## JK
==> flow/design.v (excerpt) <==
module top_cmd_uart #(
    parameter integer CLOCK_FREQ = 100_000_000,
    parameter integer BAUD_RATE  = 115200
)(
    input  logic       clk,
    input  logic       reset,
    input  logic       RxD,
    output logic       TxD,
    output logic [7:0] led
);
    logic [7:0] rx_byte;
    logic       rx_valid;
    Rx #(
        .clk_freq  (CLOCK_FREQ),
        .baud_rate (BAUD_RATE)
    ) u_rx (
        .clk_fpga   (clk),
        .reset      (reset),
        .RxD        (RxD),
        .RxData     (rx_byte),
        .data_valid (rx_valid)
    );
    logic [7:0] tx_data;
    logic       tx_start;
    logic       tx_free;
    Tx #(
        .CLOCK_FREQ (CLOCK_FREQ),
        .BAUD_RATE  (BAUD_RATE)
    ) u_tx (
        .clk    (clk),
        .reset  (reset),
        .ready  (tx_start),
        .tx_data(tx_data),
        .TxD    (TxD),
        .tdre   (tx_free)
    );
    logic       cmd_ready;
    logic       seq_sel;      
    logic [7:0] n_value;
    logic       cmd_ack;
    command_parser u_parser (
        .clk      (clk),
        .reset    (reset),
        .rx_byte  (rx_byte),
        .rx_valid (rx_valid),
        .cmd_ack  (cmd_ack),
        .cmd_ready(cmd_ready),
        .seq_sel  (seq_sel),
        .n_value  (n_value)
    );
    logic        pad_start, pad_done;
    logic [31:0] pad_res;
    padovan_unit u_pad (
        .clk    (clk),
        .reset  (reset),
        .start  (pad_start),
        .n      (n_value),
        .result (pad_res),
        .done   (pad_done)
    );
    logic        mos_start, mos_done;
    logic [31:0] mos_res;
    moser_unit u_mos (
        .clk    (clk),
        .reset  (reset),
        .start  (mos_start),
        .n      (n_value),
        .result (mos_res),
        .done   (mos_done)
    );
    typedef enum logic [2:0] {
        S_WAIT_CMD,
  ...
==> flow/config.mk <==
export PLATFORM = sky130hd
export DESIGN_NAME = top_cmd_uart
export DESIGN_NICKNAME = top_cmd_uart
export VERILOG_FILES = /design/flow/design.v
export SDC_FILE = /design/flow/constraint.sdc
export NUM_CORES = 4
export LEC_CHECK = 0
export CAP_MARGIN = 20
export CORE_MARGIN = 2
export CORE_UTILIZATION = 71
export SETUP_SLACK_MARGIN = -0.19
export SLEW_MARGIN = 20
==> flow/constraint.sdc <==
create_clock -name core_clock -period 2.25 [get_ports {clk}]
set_input_delay 0.4500 -clock core_clock [delete_from_list [all_inputs] [get_ports {clk}]]
set_output_delay 0.4500 -clock core_clock [all_outputs]
set_load 0.01 [all_outputs]
run.sh (not shown) runs the stock make flow with config.mk's settings and CLKGATE_MAP_FILE=.
Completing all stages was not enough for JK: its layout failed the final checks because of negative setup slack.
--- input diff JK..MS ---
Settings: putting ABC_AREA at 1 where nothing was set; swapping -0.19 for 0.33 in SETUP_SLACK_MARGIN; putting CTS_CLUSTER_SIZE at 10 where nothing was set.
Results
When MS is set beside JK, its area of the mapped netlist turns out to be 6.2% larger. The higher sequential-to-total area share from yosys stat of MS and JK is in JK. Yosys-reported design area after synthesis, MS and JK: smaller value in JK. MS: aborted in global routing (5_1_grt) (tool error). On post-placement cell area, MS and JK are basically level. In the metrics for MS and JK, the one carrying the higher number of instances in the synthesized netlist is MS. The higher share of the synthesized netlist area taken by xor and xnor gates of MS and JK is in JK. MS vs. JK: share of synthesized cell area in and-or and or-and compound cells -4.3 points; CTS H-tree depth moved up; post-DP HPWL +about 3%; vertical die size moved up.
The following lists how AL was set up differently from MS:
Settings: a change of CORE_UTILIZATION from 71 to 72; a change of CTS_CLUSTER_SIZE from 10 to 14; a deleted SETUP_SLACK_MARGIN that had been 0.33.
[summary]
Ran to the end and failed final checks on negative setup slack: AL. Synthesis area per yosys: MS vs AL identical. AL vs. MS: number of gates resized after cts decreased 259; simple logic cell fraction of the synthesized area essentially unchanged.
Modified inputs, TR compared to AL
Settings: CTS_CLUSTER_SIZE removed (was 14); CORE_UTILIZATION changed from 72 to 71; SETUP_SLACK_MARGIN newly set to -0.22.
--- outcome ---
- [TR] flow finished | final checks: failed | reasons: negative setup slack
- Worst setup timing slack at the placement stage: TR > AL
- Routed wirelength normalized by instance count: TR vs AL down 3.6%
- Compared to AL, TR has mean number of vias per cell 0.12 lower.

---

== job 8760 ==
Starting RTL as in the previous note.
clock: 10.0 ns
lec_check: 0
cap_margin: 40
cell_pad_in_sites_global_placement: 2
core_margin: 2
core_utilization: 50
cts_cluster_diameter: 32
cts_cluster_size: 13
gpl_routability_driven: 0
gpl_timing_driven: 0
max_routing_layer: met5
setup_slack_margin: 0.29
slew_margin: 20
tns_end_percent: 75
Input changes introduced in job 3073 (baseline for comparison: job 8760):
- MAX_ROUTING_LAYER removed (was met5)
- CTS_CLUSTER_DIAMETER removed (was 32)
- CAP_MARGIN changed from 40 to 20
- TNS_END_PERCENT removed (was 75)
- CTS_CLUSTER_SIZE removed (was 13)
- GPL_ROUTABILITY_DRIVEN removed (was 0)
- SETUP_SLACK_MARGIN removed (was 0.29)
- CELL_PAD_IN_SITES_GLOBAL_PLACEMENT removed (was 2)
- GPL_TIMING_DRIVEN removed (was 0)
- CORE_UTILIZATION changed from 50 to 58
- the clock period (ns, I/O delays scaled along) changed from 10.0 to 5.67
Results
STATUS clock group power: job 3073 loses against job 8760
Relative to job 8760, relative area of clock buffers and inverters in the final design has gone down in job 3073.
Of the two values seen for capturing instance or port of the critical path, u_pad.p2[27] was produced by job 3073 and u_pad.p1[20] by job 8760.
Job 3073: PASS, flow complete, no timing, DRC or antenna violations
Relative to job 8760, stage delay of the slowest cell on the critical path has increased by 0.28 ns in job 3073.
In the tables for job 8760 and job 3073, portion of total power attributed to combinational logic reads higher with job 3073.
u_pad.p1[8] as the timing startpoint of the critical path was reported by job 3073, and reset by job 8760.
Re worst setup slack: job 8760 was higher than job 3073.
Going from job 8760 to job 3073, number of DRC violations after detailed-routing iteration 0 moved up; total power picked up an extra 1.2 mW; total sequential power grew by about 80%.
| clock power share | lower: job 3073 |
The inputs of job 6318 differ from those of job 3073 as listed below.
- an added TNS_END_PERCENT of 5
- a change of CORE_UTILIZATION from 58 to 72
- an added ABC_AREA of 1
- a change of the clock period (ns, I/O delays scaled along) from 5.67 to 2.25
Status job 6318: flow complete, layout not clean - setup timing. [compare] base=job 3073 new=job 6318: via count went up; gate count after technology mapping increased about 37%; area after synthesis higher; combinational group share of total power shows an increase of 2.3 points; CTS clock-pin slew for the worst setup and hold paths neither gained nor lost much.
--- input diff job 6318..job 7547 ---
- TNS_END_PERCENT: 5 -> unset
- CAP_MARGIN: 20 -> 5
- SETUP_SLACK_MARGIN: unset -> -0.11
- MAX_ROUTING_LAYER: unset -> met5
- GPL_ROUTABILITY_DRIVEN: unset -> 1
- GPL_TIMING_DRIVEN: unset -> 1
- CTS_CLUSTER_DIAMETER: unset -> 143
- CTS_CLUSTER_SIZE: unset -> 14
- PLACE_DENSITY_LB_ADDON: unset -> 0.15
- SLEW_MARGIN: 20 -> 40
- CELL_PAD_IN_SITES_DETAIL_PLACEMENT: unset -> 0
### Flow results
Lower combinational power goes to job 7547 over job 6318.
Going from job 6318 to job 7547, count of clock-net buffers in the final layout has decreased; max-slew headroom at the worst pin lost 4.5 points; share of cell area taken by muxes after synthesis stayed essentially flat.
Job 7547 had finished all stages when the layout checks came back failing, citing setup timing.
Compare job 6318 and job 7547 | power share of the clock group lower: job 7547
Job 7547: share of final layout cell area taken by non-clock buffers is 0.35 points higher than what job 6318 reported.
Inputs modified between job 7547 and job 1982:
- removing PLACE_DENSITY_LB_ADDON (formerly 0.15)
- setting PLACE_DENSITY to 0.41 for the first time
- changing CTS_CLUSTER_DIAMETER from 143 to 400
- removing CTS_CLUSTER_SIZE (formerly 14)
- changing SLEW_MARGIN from 40 to 30
- changing SETUP_SLACK_MARGIN from -0.11 to -0.21
### Flow results
No crash in job 7547: every stage finished, but the layout fails its final checks due to setup timing. Nothing crashed in job 1982 and all stages finished; the problem is that the final layout failed, the offending checks being setup timing. Job 1982 vs. job 7547: non-clock buffer count went down by about 5.6%. Per the comparison of job 1982 with job 7547, final worst hold slack went up; average wire per standard cell picked up an extra 3.7%. Summary of job 1982 over job 7547: period utilization has decreased; met2 layer wire length in the routed design higher. Job 1982 ends up with higher total power than job 7547 does.
What job 7012 does differently from job 1982 at the input level:
- swapping 30 for 20 in SLEW_MARGIN
- clearing CTS_CLUSTER_DIAMETER, which used to be 400
- swapping 5 for 20 in CAP_MARGIN
- clearing GPL_ROUTABILITY_DRIVEN, which used to be 1
- clearing PLACE_DENSITY, which used to be 0.41
- clearing GPL_TIMING_DRIVEN, which used to be 1
- clearing CELL_PAD_IN_SITES_DETAIL_PLACEMENT, which used to be 0
- clearing ABC_AREA, which used to be 1
- clearing MAX_ROUTING_LAYER, which used to be met5
- putting PLACE_DENSITY_LB_ADDON at 0.0 where nothing was set
- clearing SETUP_SLACK_MARGIN, which used to be -0.21
### Flow results
Stage in which a tool error killed job 7012: global routing. Delta (job 7012 minus job 1982): number of sinks driven by the clock tree held steady; distinct cell type count of the synthesized netlist grew by 14; number of levels the H-tree was split into held steady. In job 7012, the multiplexer fraction of the synthesized cell area came out 2.2 points above the value in job 1982. Chip area in the Yosys report in job 7012 is 5.9% below job 1982. Number of buffers inserted by post-CTS setup repair was lower in job 1982 than in job 7012. In the floorplan summary, job 7012 is listed with a die area less than that of job 1982. The worst setup slack before clock tree synthesis on job 1982 is in line with that on job 7012. Job 7012 vs. job 1982: sum of net half-perimeters after detailed placement fell 1500 um; simple logic cell fraction of the synthesized area lost 6.4 points.

---

## run A
Starting RTL as in the previous note.
Settings: LEC_CHECK=0, CAP_MARGIN=20, CORE_MARGIN=2, CORE_UTILIZATION=58, CTS_CLUSTER_SIZE=41, SLEW_MARGIN=20, TNS_END_PERCENT=40; clock period 5.39 ns.
Run A went all the way through synthesis, placement and routing and the layout is clean on timing, DRC and antenna.
[inputs] run B vs run A
# run A
export LEC_CHECK = 0
export CAP_MARGIN = 20
export CORE_MARGIN = 2
export CORE_UTILIZATION = 58
export CTS_CLUSTER_SIZE = 41
export SLEW_MARGIN = 20
export TNS_END_PERCENT = 40
create_clock -name core_clock -period 5.39 [get_ports {clk}]
# run B
export LEC_CHECK = 0
export CAP_MARGIN = 20
export CORE_MARGIN = 2
export CORE_UTILIZATION = 71
export SETUP_SLACK_MARGIN = 0.33
export SLEW_MARGIN = 20
create_clock -name core_clock -period 3.01 [get_ports {clk}]
## What came out
- Run B completed; timing, DRC and antenna clean
- [compare] base=run A new=run B: switching power went up 82%, total track usage up 6.2 points, signed area change from the synthesized netlist to the final layout increased by 3.6 points relative to the old numbers.
- Critical path launch point: u_pad.i[4] -> run A, u_pad.p1[13] -> run B
- In run B, the combinational share of cell area came out 0.66 points above the value in run A.
Input changes introduced in run C (baseline for comparison: run B):
# run B
export LEC_CHECK = 0
export CAP_MARGIN = 20
export CORE_MARGIN = 2
export CORE_UTILIZATION = 71
export SETUP_SLACK_MARGIN = 0.33
export SLEW_MARGIN = 20
create_clock -name core_clock -period 3.01 [get_ports {clk}]
# run C
export LEC_CHECK = 0
export CAP_MARGIN = 20
export CORE_MARGIN = 2
export CORE_UTILIZATION = 18
export SLEW_MARGIN = 20
create_clock -name core_clock -period 14.0 [get_ports {clk}]
## What came out
Run C against run B: met2 usage saw a decrease, detailed-placement wirelength estimate saw an increase, worst hold-check slack saw a decrease, well tap count saw an increase.
Compared with run B, first-pass GRT wire length in run C decreased slightly.
Fraction of the core area covered by cells at the end of the flow: run C < run B
The master of the slowest instance on the critical path comes out sky130_fd_sc_hd__ha_1 in one run and sky130_fd_sc_hd__buf_4 in the other, namely in run B and run C respectively.
Going from run B to run C, the die area was found to have gone up by 62000 sq um.
Run comparison: run B capturing element of the worst setup path u_pad.p2[24]; run C capturing element of the worst setup path u_pad.p2[28]
Run C vs run B: delay of the slowest cell on the worst path up
--- input diff run C..run D ---
# run C
export LEC_CHECK = 0
export CAP_MARGIN = 20
export CORE_MARGIN = 2
export CORE_UTILIZATION = 18
export SLEW_MARGIN = 20
create_clock -name core_clock -period 14.0 [get_ports {clk}]
# run D
export LEC_CHECK = 0
export CAP_MARGIN = 20
export CORE_MARGIN = 2
export CORE_UTILIZATION = 68
export SLEW_MARGIN = 20
create_clock -name core_clock -period 2.94 [get_ports {clk}]
--- outcome ---
Taking run C as the reference, in run D placed standard-cell area now sits lower; number of multi-input combinational cells in the layout did not really move.
Run D gives more floorplan-stage core utilization than run C did.
Looking at master of the slowest instance on the critical path, the sky130_fd_sc_hd__buf_4 result is from run C; the sky130_fd_sc_hd__dfrtp_1 one comes from run D.
Critical path depth, run D and run C: larger value in run D
When the final numbers for run D and run C were put side by side, the cell area turned out to be smaller in run D.
Compared with run C, run D shows a higher leakage power.
Power figures rest on the tool's default switching activity, not on a simulated workload.
